==> run a <==
// ALU_TOP
module ALU_TOP 
  #(parameter INDATA_WIDTH=16,
              Arithmatic_width=INDATA_WIDTH+INDATA_WIDTH,
              Logic_Width= INDATA_WIDTH,
              Shift_Width=INDATA_WIDTH,
              CMP_Width=3
  )
(
input wire [INDATA_WIDTH-1:0]           A,
input wire [INDATA_WIDTH-1:0]           B,
input wire [3:0]                        ALU_FUN,
input wire                              CLK,
input wire                              RST,
output wire [Arithmatic_width-1:0]      Arith_OUT,
output wire [Logic_Width-1:0]           Logic_OUT,
output wire [Shift_Width-1:0]           Shift_OUT,
output wire [CMP_Width-1:0]             CMP_OUT,
output wire                             Arith_FLAG,
output wire                             Carry_OUT,
output wire                             Logic_FLAG,
output wire                             Shift_FLAG,
output wire                             CMP_FLAG
);
wire                  Arith_enable ;
wire                  Logic_enable ;
wire                  Shift_enable ;
wire                  CMP_enable ;
Decoder mapping_Decoder(
.IN(ALU_FUN[3:2]),
.OUT({Shift_enable,CMP_enable,Logic_enable,Arith_enable})
);
ARITHMATIC_UNIT #(.IN_DATA_WIDTH(INDATA_WIDTH),.OUT_DATA_WIDTH(Arithmatic_width))mapping_Arith
(
.A(A),
.B(B),
.ALU_FUN(ALU_FUN[1:0]),
.Clk(CLK),
.RST(RST),
.Arithmaitc_Enable(Arith_enable),
.Arith_out(Arith_OUT),
.Arith_Flag(Arith_FLAG),
.Carry_out(Carry_OUT)
);
LOGIC_UNIT #(.IN_DATA_WIDTH(INDATA_WIDTH),.OUT_DATA_WIDTH(Logic_Width))mapping_Logic
(
.A(A),
.B(B),
.ALU_FUN(ALU_FUN[1:0]),
.Clk(CLK),
.RST(RST),
.LOGIC_Enable(Logic_enable),
.LOGICAL_out(Logic_OUT),
.LOGICAL_Flag(Logic_FLAG)
);
  ...
==> flow/config.mk <==
export PLATFORM = sky130hd
export DESIGN_NAME = ALU_TOP
export DESIGN_NICKNAME = ALU_TOP
export VERILOG_FILES = /design/flow/design.v
export SDC_FILE = /design/flow/constraint.sdc
export NUM_CORES = 4
export LEC_CHECK = 0
export ABC_AREA = 0
export CAP_MARGIN = 10
export CELL_PAD_IN_SITES_GLOBAL_PLACEMENT = 2
export CORE_MARGIN = 2
export CORE_UTILIZATION = 18
export CTS_CLUSTER_DIAMETER = 343
export GPL_ROUTABILITY_DRIVEN = 0
export GPL_TIMING_DRIVEN = 1
export MIN_ROUTING_LAYER = met2
export SETUP_SLACK_MARGIN = -2.0
export SLEW_MARGIN = 20
export TNS_END_PERCENT = 70
==> flow/constraint.sdc <==
create_clock -name core_clock -period 137.0 [get_ports {CLK}]
set_input_delay 27.4000 -clock core_clock [delete_from_list [all_inputs] [get_ports {CLK}]]
set_output_delay 27.4000 -clock core_clock [all_outputs]
set_load 0.01 [all_outputs]
run.sh (not shown) runs the stock make flow with config.mk's settings and CLKGATE_MAP_FILE=.
==> run b: changes against run a <==
ABC_AREA = unset   (was 0)
CAP_MARGIN = 0   (was 10)
CELL_PAD_IN_SITES_GLOBAL_PLACEMENT = unset   (was 2)
CORE_UTILIZATION = 69   (was 18)
CTS_CLUSTER_DIAMETER = 340   (was 343)
GPL_ROUTABILITY_DRIVEN = unset   (was 0)
GPL_TIMING_DRIVEN = unset   (was 1)
MAX_ROUTING_LAYER = met4   (was unset)
MIN_ROUTING_LAYER = unset   (was met2)
SETUP_SLACK_MARGIN = unset   (was -2.0)
TNS_END_PERCENT = unset   (was 70)
==> flow/constraint.sdc (replaced) <==
create_clock -name core_clock -period 99.9 [get_ports {CLK}]
set_input_delay 19.9800 -clock core_clock [delete_from_list [all_inputs] [get_ports {CLK}]]
set_output_delay 19.9800 -clock core_clock [all_outputs]
set_load 0.01 [all_outputs]
==> run c: changes against run a <==
ABC_AREA = 1   (was 0)
CORE_ASPECT_RATIO = 1.5   (was unset)
CTS_CLUSTER_DIAMETER = 92   (was 343)
GPL_ROUTABILITY_DRIVEN = 1   (was 0)
GPL_TIMING_DRIVEN = 0   (was 1)
HOLD_SLACK_MARGIN = 0.26   (was unset)
MAX_ROUTING_LAYER = met4   (was unset)
SLEW_MARGIN = 10   (was 20)
==> notes.org <==
#+TITLE: Synthesis and PnR summary

** Run status
- Layout violations :: setup timing
- Run status :: complete, but fails checks

** Final timing
- For this run, the final setup violation count is recorded as 2.
- Once routing completed, OpenROAD measured the worst setup slack at -2.62 ns.

** Floorplanning
- For reference, the placement row count at floorplan is 82.

** Setup path
- Cell repeated most along the worst path :: sky130_fd_sc_hd__o21a_1

** Logic synthesis
- Instance count of the mapped netlist :: 4596
the above is filed under run b

==> notes.org <==
#+TITLE: Synthesis and PnR summary

** Run status
- The run finished with no timing, DRC or antenna violations.

** Setup path
- Counting stages on the worst path, the most repeated cell is sky130_fd_sc_hd__o21a_1.

** Logic synthesis
- Instance count of the mapped netlist :: 4596

** Final timing
- Endpoints with negative setup slack in the final report add up to 0.
- Across all setup checks in the final design, the least slack found is 7.10 ns.
the above is filed under run a

==> notes.org <==
#+TITLE: Synthesis and PnR summary

** Run status
- The flow ran to the end, but the layout failed its checks.
- The run did not pass the layout checks because of capacitance limit, slew limit.

** Final timing
- Worst Setup Slack, final :: 10.61 ns
- For reference, the final report shows the max-slew violation count at 8.

** Job
- Across the run, the number of max-cap violations was 1.
the above is filed under run c

